== harbor ==
==> flow/design.v (excerpt) <==
module Risc_16_bit(
 input clk,
 input rst,
 output [15:0] imem_addr,
 input  [15:0] imem_data,
 output        dmem_we,
 output [2:0]  dmem_addr,
 output [15:0] dmem_wdata
);
Size: roughly 2400 cells after synthesis, roughly 54 I/O pins.
export LEC_CHECK = 0
export ABC_AREA = 1
export CAP_MARGIN = 40
export CORE_ASPECT_RATIO = 0.5
export CORE_MARGIN = 2
export CORE_UTILIZATION = 72
export CTS_CLUSTER_DIAMETER = 397
export CTS_CLUSTER_SIZE = 97
export SETUP_SLACK_MARGIN = 0.08
export SLEW_MARGIN = 20
create_clock -name core_clock -period 1.3 [get_ports {clk}]
run.sh (not shown) runs the stock make flow with config.mk's settings and CLKGATE_MAP_FILE=.
harbor terminated abnormally: clock tree synthesis reported DPL-0038.
Input changes introduced in raven (baseline for comparison: harbor):
Settings: a change of CAP_MARGIN from 40 to 20; a deleted CTS_CLUSTER_SIZE that had been 97; a deleted CORE_ASPECT_RATIO that had been 0.5; a deleted ABC_AREA that had been 1; a change of CORE_UTILIZATION from 72 to 40; a deleted SETUP_SLACK_MARGIN that had been 0.08; a deleted CTS_CLUSTER_DIAMETER that had been 397; a change of the clock period (ns, I/O delays scaled along) from 1.3 to 6.33.
==> results <==
Diff harbor -> raven: count of standard-cell rows moved up; basic-gate share of the synthesized area counting and, or, nand and nor cells moved down. Cmp raven vs harbor: post-synth area from yosys stat higher in raven. Min post-place instance area across raven and harbor: raven. raven vs. harbor: cell count listed in synth_stat.txt dropped 548, die height moved up, floorplan core area rose by about 90%, floorplan die width fell by about 3.6%. The run showing the smaller number of cells after detailed placement is raven. raven | status: complete | timing, DRC, antenna: pass. Between raven and harbor, share of the synthesized netlist area taken by xor and xnor gates is lower for harbor, raven comes in above that.
Modified inputs, tundra compared to raven
Settings: putting SETUP_SLACK_MARGIN at 1.18 where nothing was set; swapping 40 for 54 in CORE_UTILIZATION; swapping 6.33 for 4.3 in the clock period (ns, I/O delays scaled along).
Of raven and tundra, only raven finishes the flow clean.
In the reports for raven and tundra, the smaller reported combinational group power belongs to raven.
Relative to raven, critical path depth has increased by 5 in tundra.
tundra has fraction of the core area covered by cells at the end of the flow above what raven had.
Modified inputs, quartz compared to tundra
Settings: SETUP_SLACK_MARGIN removed (was 1.18); GPL_ROUTABILITY_DRIVEN newly set to 0; CORE_UTILIZATION changed from 54 to 52; the clock period (ns, I/O delays scaled along) changed from 4.3 to 6.4.
Results
Relative to tundra, number of gates resized after cts has decreased by 365 in quartz.
quartz closes out successfully: all stages finished, all timing, DRC and antenna checks passed.
The setup slack of quartz was superior to that of tundra.
Worst hold slack: quartz < tundra
Side by side, sequential share of layout area turned out higher in quartz than in tundra.
Buffer and inverter count on the worst path came out lower on quartz than on tundra.
In the metrics for quartz and tundra, the one carrying the higher largest net degree at the start of global routing is quartz.

---

Starting RTL as in the previous note.
make LEC_CHECK=0 CAP_MARGIN=40 CELL_PAD_IN_SITES_GLOBAL_PLACEMENT=0 CORE_MARGIN=2 CORE_UTILIZATION=68 CTS_CLUSTER_DIAMETER=213 GPL_ROUTABILITY_DRIVEN=0 GPL_TIMING_DRIVEN=1 SETUP_SLACK_MARGIN=0.26 SLEW_MARGIN=20 TNS_END_PERCENT=70 finish   # period 5.23 ns
The baseline did not get past global routing with GRT-0232.
Rerun with:
CORE_UTILIZATION = 29   (was 68)
CTS_CLUSTER_DIAMETER = 198   (was 213)
CTS_CLUSTER_SIZE = 15   (was not set)
MAX_ROUTING_LAYER = met4   (was not set)
SETUP_SLACK_MARGIN = 0.12   (was 0.26)
TNS_END_PERCENT = not set   (was 70)
clock period = 2.88 ns   (was 5.23 ns; I/O delays follow)
This time the run reached the layout checks and failed them: negative setup slack.
Die area rose by 130%.
Synthesized area is unchanged.
Synthesized cell count stays the same.

---

Starting RTL as in the previous note.
Design Risc_16_bit, start of the top module:
module Risc_16_bit(
 input clk,
 input rst,
 output [15:0] imem_addr,
 input  [15:0] imem_data,
 output        dmem_we,
 output [2:0]  dmem_addr,
 output [15:0] dmem_wdata
);
==> flow/config.mk <==
export PLATFORM = sky130hd
export DESIGN_NAME = Risc_16_bit
export DESIGN_NICKNAME = Risc_16_bit
export VERILOG_FILES = /design/flow/design.v
export SDC_FILE = /design/flow/constraint.sdc
export NUM_CORES = 4
export LEC_CHECK = 0
export ABC_AREA = 1
export CAP_MARGIN = 20
export CORE_MARGIN = 2
export CORE_UTILIZATION = 62
export CTS_CLUSTER_SIZE = 99
export SLEW_MARGIN = 20
export TNS_END_PERCENT = 20
==> flow/constraint.sdc <==
create_clock -name core_clock -period 3.54 [get_ports {clk}]
set_input_delay 0.7080 -clock core_clock [delete_from_list [all_inputs] [get_ports {clk}]]
set_output_delay 0.7080 -clock core_clock [all_outputs]
set_load 0.01 [all_outputs]
The first run ended with an error in global routing (GRT-0232).
Then changed:
- ABC_AREA: 1 -> not set
- CORE_UTILIZATION: 62 -> 71
- CTS_CLUSTER_SIZE: 99 -> 97
- TNS_END_PERCENT: 20 -> not set
- clock period: 3.54 -> 6.7 ns (I/O delays scaled with it)
Outcome: This time the run passed the timing, design-rule and antenna checks; synthesized area goes up by 3.2%; die size goes down by 9.7%; synthesized cell count goes down by 23%.
Then changed:
- CORE_UTILIZATION: 71 -> 65
- CTS_CLUSTER_SIZE: 97 -> not set
- SETUP_SLACK_MARGIN: not set -> 0.72
- clock period: 6.7 -> 5.64 ns (I/O delays scaled with it)
What happened:
- The new run aborted during global routing with GRT-0116
- synthesized cell count is unchanged
- die size rises by roughly a tenth
- synthesized area does not change

---

Risc_16_bit again, from the RTL that the note above started with.
clock: 2.88 ns
lec_check: 0
cap_margin: 40
cell_pad_in_sites_global_placement: 0
core_margin: 2
core_utilization: 29
cts_cluster_diameter: 198
gpl_routability_driven: 0
gpl_timing_driven: 1
max_routing_layer: met4
setup_slack_margin: 0.12
slew_margin: 20
tns_end_percent: 5
The first run finished but fails on negative setup slack.
Next try:
- CAP_MARGIN: 40 -> 20
- CELL_PAD_IN_SITES_GLOBAL_PLACEMENT: 0 -> not set
- CORE_UTILIZATION: 29 -> 58
- CTS_CLUSTER_DIAMETER: 198 -> not set
- GPL_ROUTABILITY_DRIVEN: 0 -> not set
- GPL_TIMING_DRIVEN: 1 -> not set
- MAX_ROUTING_LAYER: met4 -> not set
- SETUP_SLACK_MARGIN: 0.12 -> not set
- TNS_END_PERCENT: 5 -> not set
- clock period: 2.88 -> 4.97 ns (I/O delays scaled with it)
The changed run completed, yet does not pass: negative setup slack.
Worst setup slack is better by 1.7 ns.
Core utilization came out higher by 39 points.
Register-to-register slack is better by 1.9 ns.
Routed wire length came out higher by 14%.
Count of clock-buffer cells in the layout came out lower by 9.
Via count came out higher by 6.0%.
Non-clock buffer count came out lower by 107.
Cell count came out lower by 16%.
Next try:
- CORE_UTILIZATION: 58 -> 65
- HOLD_SLACK_MARGIN: not set -> -0.09
- clock period: 4.97 -> 5.0 ns (I/O delays scaled with it)
=>
- The changed run completed and failed the layout checks on negative setup slack
- global-route usage rises by 10 points
- first-iteration DRC count rises by 77%
- setup slack loses 0.54 ns
- sequential power barely changes
- die size falls by 11%
- cell area falls by 1.9%
- power rises by 2.3%
- final cell count falls by 2.2%
- non-clock buffer count falls by 14
- utilization rises by 8.5 points
- sequential share of layout area rises by 0.60 points
Next try:
- CORE_UTILIZATION: 65 -> 46
- HOLD_SLACK_MARGIN: -0.09 -> not set
- clock period: 5.0 -> 6.33 ns (I/O delays scaled with it)
Effect: The changed run ran to the end with no violations; non-clock buffer count decreases by 174; sequential power decreases by about a fifth; total power decreases by a quarter to a third.
Next try:
- CORE_UTILIZATION: 46 -> 65
- clock period: 6.33 -> 5.5 ns (I/O delays scaled with it)
With this change the flow ran to the end with violations: negative setup slack.
Wire length climbs by a quarter to a third.
Synthesized cell count does not change.
Register-to-register slack got worse by 1.1 ns.
Clock-buffer cell count is higher by 2.
Global-route usage rose by 22 points.
Setup slack got worse by 0.48 ns.
Cell area rose by a little under a tenth.
Area after synthesis is unchanged.
Total power rises by a quarter to a third.
Critical path depth shrinks by 2.
Combinational power rose by well over a third.
Next try:
- CORE_UTILIZATION: 65 -> 64
- SETUP_SLACK_MARGIN: not set -> 1.18
- clock period: 5.5 -> 4.3 ns (I/O delays scaled with it)
Effect: The new run failed in global routing (5_1_grt). Synthesized cell count is unchanged. Area after synthesis is unchanged. Die area increases by 1.5%.

---

Starting RTL as in the previous note.
export LEC_CHECK = 0
export CAP_MARGIN = 40
export CORE_MARGIN = 2
export CORE_UTILIZATION = 52
export CTS_CLUSTER_DIAMETER = 182
export GPL_ROUTABILITY_DRIVEN = 1
export SETUP_SLACK_MARGIN = 0.51
export SLEW_MARGIN = 15
export TNS_END_PERCENT = 40
create_clock -name core_clock -period 9.49 [get_ports {clk}]
Change:
--- a/flow/config.mk
+++ b/flow/config.mk
@@ -9,6 +9,7 @@
 export CORE_MARGIN = 2
 export CORE_UTILIZATION = 52
-export CTS_CLUSTER_DIAMETER = 182
-export GPL_ROUTABILITY_DRIVEN = 1
+export CTS_CLUSTER_DIAMETER = 62
+export GPL_ROUTABILITY_DRIVEN = 0
+export HOLD_SLACK_MARGIN = -0.05
 export SETUP_SLACK_MARGIN = 0.51
 export SLEW_MARGIN = 15
=>
- The new run went through all stages and came out clean
- fmax barely changes
- clock-buffer cell count came out higher by 7
- area after synthesis does not change
- routed wire length came out lower by about 2.7%
- synthesized cell count stays the same

---

Risc_16_bit again, from the RTL that the note above started with.
clock: 5.23 ns
lec_check: 0
cap_margin: 0
cell_pad_in_sites_global_placement: 0
core_margin: 2
core_utilization: 68
cts_cluster_diameter: 227
gpl_routability_driven: 0
gpl_timing_driven: 1
max_routing_layer: met4
setup_slack_margin: 0.16
slew_margin: 20
tns_end_percent: 70
The starting point aborted during global routing (5_1_grt) (GRT-0232).
Edit:
==> flow/config.mk (replaced) <==
export PLATFORM = sky130hd
export DESIGN_NAME = Risc_16_bit
export DESIGN_NICKNAME = Risc_16_bit
export VERILOG_FILES = /design/flow/design.v
export SDC_FILE = /design/flow/constraint.sdc
export NUM_CORES = 4
export LEC_CHECK = 0
export CAP_MARGIN = 40
export CELL_PAD_IN_SITES_GLOBAL_PLACEMENT = 0
export CORE_MARGIN = 2
export CORE_UTILIZATION = 70
export CTS_CLUSTER_DIAMETER = 222
export CTS_CLUSTER_SIZE = 24
export GPL_ROUTABILITY_DRIVEN = 0
export GPL_TIMING_DRIVEN = 1
export SETUP_SLACK_MARGIN = -0.18
export SLEW_MARGIN = 20
export TNS_END_PERCENT = 70
Effect: The changed run died in global routing (5_1_grt); area after synthesis is unchanged; die area went down by 2.8%; synthesized cell count does not change.

---

Starting RTL as in the previous note.
clock: 1.3 ns
lec_check: 0
abc_area: 1
cap_margin: 40
core_aspect_ratio: 0.5
core_margin: 2
core_utilization: 72
cts_cluster_diameter: 397
cts_cluster_size: 97
place_density_lb_addon: 0.3
setup_slack_margin: 0.08
slew_margin: 0
The first run failed in 3_5_place_dp, error DPL-0033.
Next try:
==> flow/config.mk (replaced) <==
export PLATFORM = sky130hd
export DESIGN_NAME = Risc_16_bit
export DESIGN_NICKNAME = Risc_16_bit
export VERILOG_FILES = /design/flow/design.v
export SDC_FILE = /design/flow/constraint.sdc
export NUM_CORES = 4
export LEC_CHECK = 0
export ABC_AREA = 1
export CAP_MARGIN = 20
export CORE_MARGIN = 2
export CORE_UTILIZATION = 72
export CTS_CLUSTER_SIZE = 22
export PLACE_DENSITY_LB_ADDON = 0.15
export SETUP_SLACK_MARGIN = 0.69
export SLEW_MARGIN = 20
==> flow/constraint.sdc (replaced) <==
create_clock -name core_clock -period 2.37 [get_ports {clk}]
set_input_delay 0.4740 -clock core_clock [delete_from_list [all_inputs] [get_ports {clk}]]
set_output_delay 0.4740 -clock core_clock [all_outputs]
set_load 0.01 [all_outputs]
Outcome: This time the run stopped in 4_1_cts; die area is about the same; synthesized area stays the same; synthesized cell count stays the same.
Next try:
--- a/flow/config.mk
+++ b/flow/config.mk
@@ -9,7 +9,4 @@
 export CAP_MARGIN = 20
 export CORE_MARGIN = 2
-export CORE_UTILIZATION = 72
-export CTS_CLUSTER_SIZE = 22
-export PLACE_DENSITY_LB_ADDON = 0.15
-export SETUP_SLACK_MARGIN = 0.69
+export CORE_UTILIZATION = 63
 export SLEW_MARGIN = 20
==> flow/constraint.sdc (replaced) <==
create_clock -name core_clock -period 2.63 [get_ports {clk}]
set_input_delay 0.5260 -clock core_clock [delete_from_list [all_inputs] [get_ports {clk}]]
set_output_delay 0.5260 -clock core_clock [all_outputs]
set_load 0.01 [all_outputs]
Effect: The changed run stopped in 5_1_grt (GRT-0232). Synthesized cell count does not change. Synthesized area does not change. Die size rises by 14%.

---

== try-indigo ==
Starting RTL as in the previous note.
clock: 5.56 ns
lec_check: 0
cap_margin: 20
core_margin: 2
core_utilization: 68
cts_cluster_diameter: 206
cts_cluster_size: 24
slew_margin: 20
Completing all stages was not enough for try-indigo: its layout failed the final checks because of setup timing.
Input changes introduced in try-fjord (baseline for comparison: try-indigo):
- changing CORE_UTILIZATION from 68 to 72
- removing CTS_CLUSTER_DIAMETER (formerly 206)
- removing CTS_CLUSTER_SIZE (formerly 24)
- changing the clock period (ns, I/O delays scaled along) from 5.56 to 2.25
==> results <==
try-fjord: DPL-0038 in clock tree synthesis (4_1_cts) -> run aborted
Row count of standard-cell rows: try-fjord lower / try-indigo higher
try-fjord vs try-indigo, half-perimeter wire length after detailed placement went up by about 9%.
Complex-gate fraction of the synthesized area came out exactly the same in try-indigo and try-fjord.
Count of input and output buffers: try-indigo vs try-fjord identical
As of try-fjord, y dimension of the die had fallen by a few percent compared to try-indigo.
Looking at setup slack after placement across both flows, try-fjord is the weaker of the two, with try-indigo ahead.
Summary: with try-indigo as the reference, cell count after placement in try-fjord moved up by a few percent.
Between try-fjord and try-indigo, it is try-fjord whose initial cell density of the core is higher, by 4.3 points.
Compared with try-indigo, in try-fjord chip area fell 1600 um^2, area of the placeable core now sits lower.
### try-fjord -> try-onyx
- ABC_AREA now 1, previously not set
- PLACE_DENSITY now 0.79, previously not set
- CTS_CLUSTER_SIZE now 22, previously not set
- the clock period (ns, I/O delays scaled along) now 2.37, was 2.25
Results
try-onyx ends up with a pre-CTS setup slack that is 0.55 ns higher than in try-fjord. Taking try-onyx over try-fjord, the synthesized cell count ratio works out to 1.3. Between try-fjord and try-onyx, the flow reports synthesized chip area reported by yosys decreasing by a few percent. try-onyx against try-fjord; final weighted congestion in routability-driven placement is down by more than 10%. Status: try-onyx FAILED at clock tree synthesis (4_1_cts) (tool error).
Changes in try-pepper relative to try-onyx:
- CTS_CLUSTER_SIZE removed (was 22)
- PLACE_DENSITY removed (was 0.79)
- CORE_UTILIZATION changed from 72 to 70
- the clock period (ns, I/O delays scaled along) changed from 2.37 to 2.14
==> comparison <==
What ended try-pepper was a tool error in clock tree synthesis (4_1_cts); the run never finished.
On initial standard-cell utilization of the core, the lower figure sits with try-pepper, not try-onyx.
On try-pepper: placed cell count is 0.83% higher than what try-onyx gave.
Going from try-onyx to try-pepper, die span in y grew slightly.

---

Starting RTL as in the previous note.
Design Risc_16_bit, start of the top module:
module Risc_16_bit(
 input clk,
 input rst,
 output [15:0] imem_addr,
 input  [15:0] imem_data,
 output        dmem_we,
 output [2:0]  dmem_addr,
 output [15:0] dmem_wdata
);
 wire jump,bne,beq,mem_read,mem_write,alu_src,reg_dst,mem_to_reg,reg_write;
 wire[1:0] alu_op;
 wire [3:0] opcode;
 Datapath_Unit DU
 (
  .clk(clk),
  .rst(rst),
  .imem_addr(imem_addr),
  .imem_data(imem_data),
  .trace_we(dmem_we),
  .trace_addr(dmem_addr),
  .trace_wdata(dmem_wdata),
  .jump(jump),
  .beq(beq),
  .mem_read(mem_read),
  .mem_write(mem_write),
  .alu_src(alu_src),
  .reg_dst(reg_dst),
  .mem_to_reg(mem_to_reg),
  .reg_write(reg_write),
  .bne(bne),
  .alu_op(alu_op),
  .opcode(opcode)
 );
 Control_Unit control
 (
  .opcode(opcode),
  .reg_dst(reg_dst),
  .mem_to_reg(mem_to_reg),
  .alu_op(alu_op),
  .jump(jump),
  .bne(bne),
  .beq(beq),
  .mem_read(mem_read),
  .mem_write(mem_write),
  .alu_src(alu_src),
  .reg_write(reg_write)
 );
endmodule
clock: 4.79 ns
lec_check: 0
cap_margin: 40
cell_pad_in_sites_global_placement: 0
core_margin: 9
core_utilization: 29
gpl_routability_driven: 0
gpl_timing_driven: 0
setup_slack_margin: -0.18
slew_margin: 30
The starting point finished with negative setup slack left.
Next try:
- CORE_MARGIN: 9 -> 2
- CORE_UTILIZATION: 29 -> 67
- CTS_CLUSTER_DIAMETER: default -> 205
- GPL_TIMING_DRIVEN: 0 -> 1
- SETUP_SLACK_MARGIN: -0.18 -> 0.07
- SLEW_MARGIN: 30 -> 20
- TNS_END_PERCENT: default -> 70
- clock period: 4.79 -> 5.23 ns (I/O delays scaled with it)
Result: The new run finished but fails on negative setup slack; synthesized area does not change; non-clock buffer count goes up by 221; count of clock-buffer cells in the layout decreases by 6.
Next try:
- CORE_UTILIZATION: 67 -> 65
- CTS_CLUSTER_DIAMETER: 205 -> default
- GPL_ROUTABILITY_DRIVEN: 0 -> 1
- SETUP_SLACK_MARGIN: 0.07 -> -0.18
- clock period: 5.23 -> 3.56 ns (I/O delays scaled with it)
What happened: This time the run died in global routing; synthesized cell count does not change; area after synthesis is unchanged; die size increases by 3.0%.
Power is estimated from default activity; no workload was simulated.
